==> run Z <==
==> flow/design.v <==
module fifo#(parameter DEPTH = 16,
             parameter WIDTH = 16)(
  	input logic clk,
  	input logic rst,
  	input logic push_i,
    input logic [WIDTH-1:0] push_data_i,
  	input logic pop_i,
    output logic [WIDTH-1:0] pop_data_i,
    output logic fifo_full,
    output logic fifo_empty);
  localparam addr_bits = $clog2(DEPTH);
  localparam PUSH_ONLY = 2'b10;
  localparam POP_ONLY = 2'b01;
  localparam PUSH_AND_POP = 2'b11;
  logic [DEPTH-1:0][WIDTH-1:0] mem_queue;
  logic [addr_bits:0] rd_ptr, wr_ptr, nxt_rd_ptr, nxt_wr_ptr;
  logic [addr_bits:0] max_index_ptr, min_index_ptr;
  assign max_index_ptr = {1'b1,{addr_bits{1'b0}}};
  assign min_index_ptr = {addr_bits+1{1'b0}};
  assign fifo_full = (rd_ptr[addr_bits] != wr_ptr[addr_bits] ) && (rd_ptr[addr_bits-1:0] == wr_ptr[addr_bits-1:0] );
  assign fifo_empty = (rd_ptr == wr_ptr);
  assign nxt_rd_ptr = rd_ptr + {{addr_bits{1'b0}},1'b1};
  assign nxt_wr_ptr = wr_ptr + {{addr_bits{1'b0}},1'b1};
  always@(posedge clk) begin
    if (rst) begin
      rd_ptr <= {addr_bits+1{1'b0}};
      wr_ptr <= {addr_bits+1{1'b0}};
    end
    else begin
      case({push_i,pop_i})
        PUSH_ONLY: begin
          mem_queue[wr_ptr[addr_bits-1:0]] <= push_data_i;          
		  wr_ptr <= nxt_wr_ptr;
        end
        POP_ONLY: begin 
          pop_data_i <= mem_queue[rd_ptr[addr_bits-1:0]];
          rd_ptr <= nxt_rd_ptr;
        end
        PUSH_AND_POP: begin
          mem_queue[wr_ptr[addr_bits-1:0]] <= push_data_i;
          pop_data_i <= mem_queue[rd_ptr[addr_bits-1:0]];
          wr_ptr <= nxt_wr_ptr;
          rd_ptr <= nxt_rd_ptr;
        end
      endcase
    end
  end
endmodule
==> flow/run.sh <==
#!/bin/bash
# the make line also repeats each setting of config.mk as NAME=value (left out here)
make -C /OpenROAD-flow-scripts/flow DESIGN_CONFIG=/design/flow/config.mk WORK_HOME=/design/flow/orfs CLKGATE_MAP_FILE= finish
==> flow/config.mk <==
export PLATFORM = sky130hd
export DESIGN_NAME = fifo
export DESIGN_NICKNAME = fifo
export VERILOG_FILES = /design/flow/design.v
export SDC_FILE = /design/flow/constraint.sdc
export NUM_CORES = 4
export LEC_CHECK = 0
export CAP_MARGIN = 20
export CORE_MARGIN = 2
export CORE_UTILIZATION = 72
export CTS_CLUSTER_SIZE = 30
export PLACE_DENSITY = 0.41
export SLEW_MARGIN = 20
==> flow/constraint.sdc <==
create_clock -name core_clock -period 2.19 [get_ports {clk}]
set_input_delay 0.4380 -clock core_clock [delete_from_list [all_inputs] [get_ports {clk}]]
set_output_delay 0.4380 -clock core_clock [all_outputs]
set_load 0.01 [all_outputs]
==> inputs of run H, as changes to run Z <==
--- a/flow/config.mk
+++ b/flow/config.mk
@@ -8,6 +8,4 @@
 export CAP_MARGIN = 20
 export CORE_MARGIN = 2
-export CORE_UTILIZATION = 72
-export CTS_CLUSTER_SIZE = 30
-export PLACE_DENSITY = 0.41
+export CORE_UTILIZATION = 40
 export SLEW_MARGIN = 20
==> flow/constraint.sdc (replaced) <==
create_clock -name core_clock -period 3.41 [get_ports {clk}]
set_input_delay 0.6820 -clock core_clock [delete_from_list [all_inputs] [get_ports {clk}]]
set_output_delay 0.6820 -clock core_clock [all_outputs]
set_load 0.01 [all_outputs]
==> impl_metrics.json <==
{
  "status": "complete, no violations",
  "nets": 848,
  "sh_comb_area_pct": 33.2,
  "clock_latency_ns": 0.57,
  "flop_area_mm2": 0.00838,
  "rsz0062_at_grt": "no",
  "worstHoldStart": "rd_ptr[4]",
  "nWellTaps": 455,
  "max_stage_delay_ns": 0.68
}
the above is filed under run H

==> impl_metrics.json <==
{
  "status": "failed layout checks",
  "failed_layout_checks": "setup timing",
  "max_stage_delay_ns": 0.40,
  "sh_comb_area_pct": 34.1,
  "fin_ws_ns": -0.0211,
  "setup_viol": 15,
  "worstHoldStart": "wr_ptr[4]",
  "clock_latency_ns": 0.54,
  "rsz0062_at_grt": "yes"
}
the above is filed under run Z


==> inputs of v15 <==
RTL: the design.v shown in full above, as it stands there.
Settings: LEC_CHECK=0, CAP_MARGIN=20, CELL_PAD_IN_SITES_GLOBAL_PLACEMENT=1, CORE_MARGIN=2, CORE_UTILIZATION=56, GPL_ROUTABILITY_DRIVEN=0, GPL_TIMING_DRIVEN=1, HOLD_SLACK_MARGIN=0.16, MIN_ROUTING_LAYER=met1, PLACE_DENSITY=0.39, SLEW_MARGIN=20; clock period 2.46 ns.
run.sh (not shown) runs the stock make flow with config.mk's settings and CLKGATE_MAP_FILE=.
==> v34 (differences from v15) <==
CELL_PAD_IN_SITES_GLOBAL_PLACEMENT = 0   (was 1)
CORE_UTILIZATION = 70   (was 56)
==> flow/constraint.sdc (replaced) <==
create_clock -name core_clock -period 1.98 [get_ports {clk}]
set_input_delay 0.3960 -clock core_clock [delete_from_list [all_inputs] [get_ports {clk}]]
set_output_delay 0.3960 -clock core_clock [all_outputs]
set_load 0.01 [all_outputs]
==> summary of the runs <==
v15 completed without violations. v34 finished but fails on setup timing.
Non-clock buffer count: v34 is higher than v15 (69).
Against v34, the hold slack of v15 is lower by 0.041 ns.
In v15 the register-to-register slack is higher than in v34, by 0.47 ns.
Sequential share of layout area: v34 is lower than v15 (4.4 points).
Of v34 and v15, v34 has the higher via count (gap about 15%, measured against v15).
Between v15 and v34, the lower total power is in v15 (gap 20%, measured against v34).
Of v34 and v15, v34 has the higher cell area (gap 9.3%, measured against v15).
In synthesized area, v34 and v15 do not differ.
Against v34, the first-iteration DRC count of v15 is smaller by about 40%.
==> figures <==
Hold Crit Endpoint: v15 rd_ptr[4]; v34 mem_queue[159]
Core Region: v15 24500 um2; v34 19600 um2
R2r endpoint: v15 mem_queue[86]; v34 mem_queue[42]
Post-layout period usage: v15 95.6%; v34 118%
Share of final layout cell area taken by clock buffers and inverters: v15 6.29%; v34 5.15%
Launch point of the worst reg-to-reg path: v15 wr_ptr[1]; v34 wr_ptr[0]
Fill cell total of the finished layout: v15 1697; v34 660
Area of the chip: v15 26400 um2; v34 21200 um2
Fraction of met2 tracks used by global routing: v15 42.2%; v34 59.6%
Least-Margin Pin Slew: v15 1.15 ns; v34 0.676 ns
Number of placement rows: v15 57; v34 51
WP data arrival: v15 2.65 ns; v34 2.63 ns
Cells on worst reg2reg path: v15 7; v34 8
Met3 usage in global routing: v15 4.38%; v34 9.03%
Vias in the first global route: v15 8035; v34 9100
Internal cell power: v15 8.91 mW; v34 10.8 mW
Routed wire length: v15 32200 um; v34 41500 um
Clk power: v15 4.65 mW; v34 5.32 mW
Outcome: v15 complete, no violations; v34 complete, but fails checks
Layout check failures: v15 -; v34 setup timing
Portion of total power attributed to combinational logic: v15 10.2%; v34 13.8%

==> trial 72: inputs <==
// fifo: RTL as listed in full above, without the edits since
Settings: LEC_CHECK=0, CAP_MARGIN=20, CELL_PAD_IN_SITES_GLOBAL_PLACEMENT=0, CORE_MARGIN=2, CORE_UTILIZATION=72, CTS_CLUSTER_SIZE=35, GPL_ROUTABILITY_DRIVEN=0, GPL_TIMING_DRIVEN=1, HOLD_SLACK_MARGIN=0.29, MIN_ROUTING_LAYER=met1, PLACE_DENSITY=0.39, SLEW_MARGIN=40; clock period 1.93 ns.
==> build 89: changes against trial 72 <==
Settings changed: CELL_PAD_IN_SITES_DETAIL_PLACEMENT set to 2, CELL_PAD_IN_SITES_GLOBAL_PLACEMENT 0 to 3, CORE_UTILIZATION 72 to 40, CTS_CLUSTER_SIZE 35 to 14, GPL_ROUTABILITY_DRIVEN 0 to unset, GPL_TIMING_DRIVEN 1 to unset, HOLD_SLACK_MARGIN 0.29 to 0.2, MIN_ROUTING_LAYER met1 to met2, PLACE_DENSITY 0.39 to unset, SLEW_MARGIN 40 to 25, TNS_END_PERCENT set to 30.
==> flow/constraint.sdc (replaced) <==
create_clock -name core_clock -period 5.0 [get_ports {clk}]
set_input_delay 1.0000 -clock core_clock [delete_from_list [all_inputs] [get_ports {clk}]]
set_output_delay 1.0000 -clock core_clock [all_outputs]
set_load 0.01 [all_outputs]
==> reports/metrics.cfg <==
[run_status]
status = finished with violations
violations = setup timing

[sta]
setup_viol = 265
fin_ws_ps = -513.2

[setup_path]
cp_top_family = buffers and inverters
required_ps = 2230

[grt]
grt_pass1_vias = 9195
grt_max_degree = 50

[floorplanning]
nWellTaps = 265
fp_util = 0.7269

[layout]
clock_buffer_count = 37
buffers_excl_clock = 176

[cts]
htree_num_levels = 1

[power]
p_comb_frac = 0.148

[place]
place_inst = 1118

the above is filed under trial 72

==> reports/metrics.cfg <==
[run_status]
status = finished clean

[cts]
htree_num_levels = 2

[sta]
fin_ws_ps = 1547
setup_viol = 0

[setup_path]
cp_top_family = flip-flops
required_ps = 4000

[floorplanning]
fp_util = 0.4069
nWellTaps = 455

[layout]
clock_buffer_count = 41

the above is filed under build 89


==> inputs of yarrow <==
// fifo: RTL as listed in full above, without the edits since
Settings: LEC_CHECK=0, CAP_MARGIN=20, CORE_MARGIN=2, CORE_UTILIZATION=17, SLEW_MARGIN=20; clock period 3.41 ns.
==> inputs of raven, as changes to yarrow <==
--- a/flow/config.mk
+++ b/flow/config.mk
@@ -8,4 +8,12 @@
 export CAP_MARGIN = 20
+export CELL_PAD_IN_SITES_GLOBAL_PLACEMENT = 0
 export CORE_MARGIN = 2
-export CORE_UTILIZATION = 17
+export CORE_UTILIZATION = 72
+export CTS_CLUSTER_SIZE = 33
+export GPL_ROUTABILITY_DRIVEN = 0
+export GPL_TIMING_DRIVEN = 1
+export HOLD_SLACK_MARGIN = 0.16
+export MIN_ROUTING_LAYER = met1
+export PLACE_DENSITY = 0.39
+export SETUP_SLACK_MARGIN = 0.57
 export SLEW_MARGIN = 20
==> flow/constraint.sdc (replaced) <==
create_clock -name core_clock -period 1.98 [get_ports {clk}]
set_input_delay 0.3960 -clock core_clock [delete_from_list [all_inputs] [get_ports {clk}]]
set_output_delay 0.3960 -clock core_clock [all_outputs]
set_load 0.01 [all_outputs]
==> inputs of violet, as changes to yarrow <==
--- a/flow/config.mk
+++ b/flow/config.mk
@@ -9,3 +9,5 @@
 export CORE_MARGIN = 2
-export CORE_UTILIZATION = 17
+export CORE_UTILIZATION = 62
+export CTS_CLUSTER_DIAMETER = 292
+export PLACE_DENSITY = 0.36
 export SLEW_MARGIN = 20
==> flow/constraint.sdc (replaced) <==
create_clock -name core_clock -period 3.51 [get_ports {clk}]
set_input_delay 0.7020 -clock core_clock [delete_from_list [all_inputs] [get_ports {clk}]]
set_output_delay 0.7020 -clock core_clock [all_outputs]
set_load 0.01 [all_outputs]
==> inputs of maple, as changes to yarrow <==
--- a/flow/config.mk
+++ b/flow/config.mk
@@ -8,4 +8,10 @@
 export CAP_MARGIN = 20
+export CELL_PAD_IN_SITES_GLOBAL_PLACEMENT = 0
 export CORE_MARGIN = 2
-export CORE_UTILIZATION = 17
+export CORE_UTILIZATION = 69
+export GPL_ROUTABILITY_DRIVEN = 0
+export GPL_TIMING_DRIVEN = 1
+export HOLD_SLACK_MARGIN = 0.16
+export MIN_ROUTING_LAYER = met1
+export PLACE_DENSITY = 0.39
 export SLEW_MARGIN = 20
==> flow/constraint.sdc (replaced) <==
create_clock -name core_clock -period 1.98 [get_ports {clk}]
set_input_delay 0.3960 -clock core_clock [delete_from_list [all_inputs] [get_ports {clk}]]
set_output_delay 0.3960 -clock core_clock [all_outputs]
set_load 0.01 [all_outputs]
==> results <==
Outcome: raven complete, but fails checks; violet finished clean; yarrow finished clean; maple complete, but fails checks
Reasons for failing layout checks: raven setup timing; violet -; yarrow -; maple setup timing
Total antenna diodes in the routed design: raven 1; violet 0; yarrow 2; maple 1
# setup viols final: raven 265; violet 0; yarrow 0; maple 259
Power dissipated in sequential cells: raven 0.00703 W; violet 0.00394 W; yarrow 0.00405 W; maple 0.00699 W
Number of buffers created by CTS: raven 29; violet 31; yarrow 30; maple 29
Rows: raven 51; violet 55; yarrow 105; maple 52
Final total power: raven 0.01526 W; violet 0.007796 W; yarrow 0.008054 W; maple 0.01397 W
Total die area: raven 20650 sq um; violet 23890 sq um; yarrow 84990 sq um; maple 21530 sq um
Fin util: raven 93.04%; violet 69.71%; yarrow 20.32%; maple 85.88%
Dpl cell area: raven 15870 sq um; violet 14680 sq um; yarrow 15700 sq um; maple 15800 sq um
Total routed wirelength: raven 47430 um; violet 30240 um; yarrow 33750 um; maple 37550 um
Setup repair after global routing missed its margin: raven yes; violet no; yarrow no; maple yes
Total global-route track usage: raven 38.41%; violet 26.02%; yarrow 7.795%; maple 33.17%
Count of placed standard cells in the final layout, fillers left out: raven 1220; violet 1128; yarrow 1919; maple 1195
Origin of the worst setup path: raven wr_ptr[0]$_SDFFE_PP0N_; violet wr_ptr[0]$_SDFFE_PP0N_; yarrow wr_ptr[0]$_SDFFE_PP0N_; maple wr_ptr[1]$_SDFFE_PP0N_
Number of inserted filler cells in the final layout: raven 457; violet 1486; yarrow 8668; maple 850
Worst endpoint data arrival time: raven 2.66 ns; violet 3.32 ns; yarrow 3.34 ns; maple 2.51 ns
Capturing instance or port of the critical path: raven mem_queue[35]$_DFFE_PP_; violet mem_queue[78]$_DFFE_PP_; yarrow mem_queue[195]$_DFFE_PP_; maple mem_queue[74]$_DFFE_PP_
Count of TritonRoute iterations in the first routing pass: raven 7; violet 4; yarrow 4; maple 5
Register-to-Register Path Depth: raven 8; violet 6; yarrow 6; maple 8
Worst path buffer plus inverter count: raven 4; violet 1; yarrow 1; maple 4
Achievable frequency: raven 422.6 MHz; violet 332.1 MHz; yarrow 330.5 MHz; maple 449.2 MHz
Clock latency on the worst-skew pair: raven 0.55 ns; violet 0.57 ns; yarrow 0.57 ns; maple 0.55 ns
Final instance area: raven 17990 sq um; violet 15640 sq um; yarrow 16660 sq um; maple 17270 sq um
Power figures rest on the tool's default switching activity, not on a simulated workload.
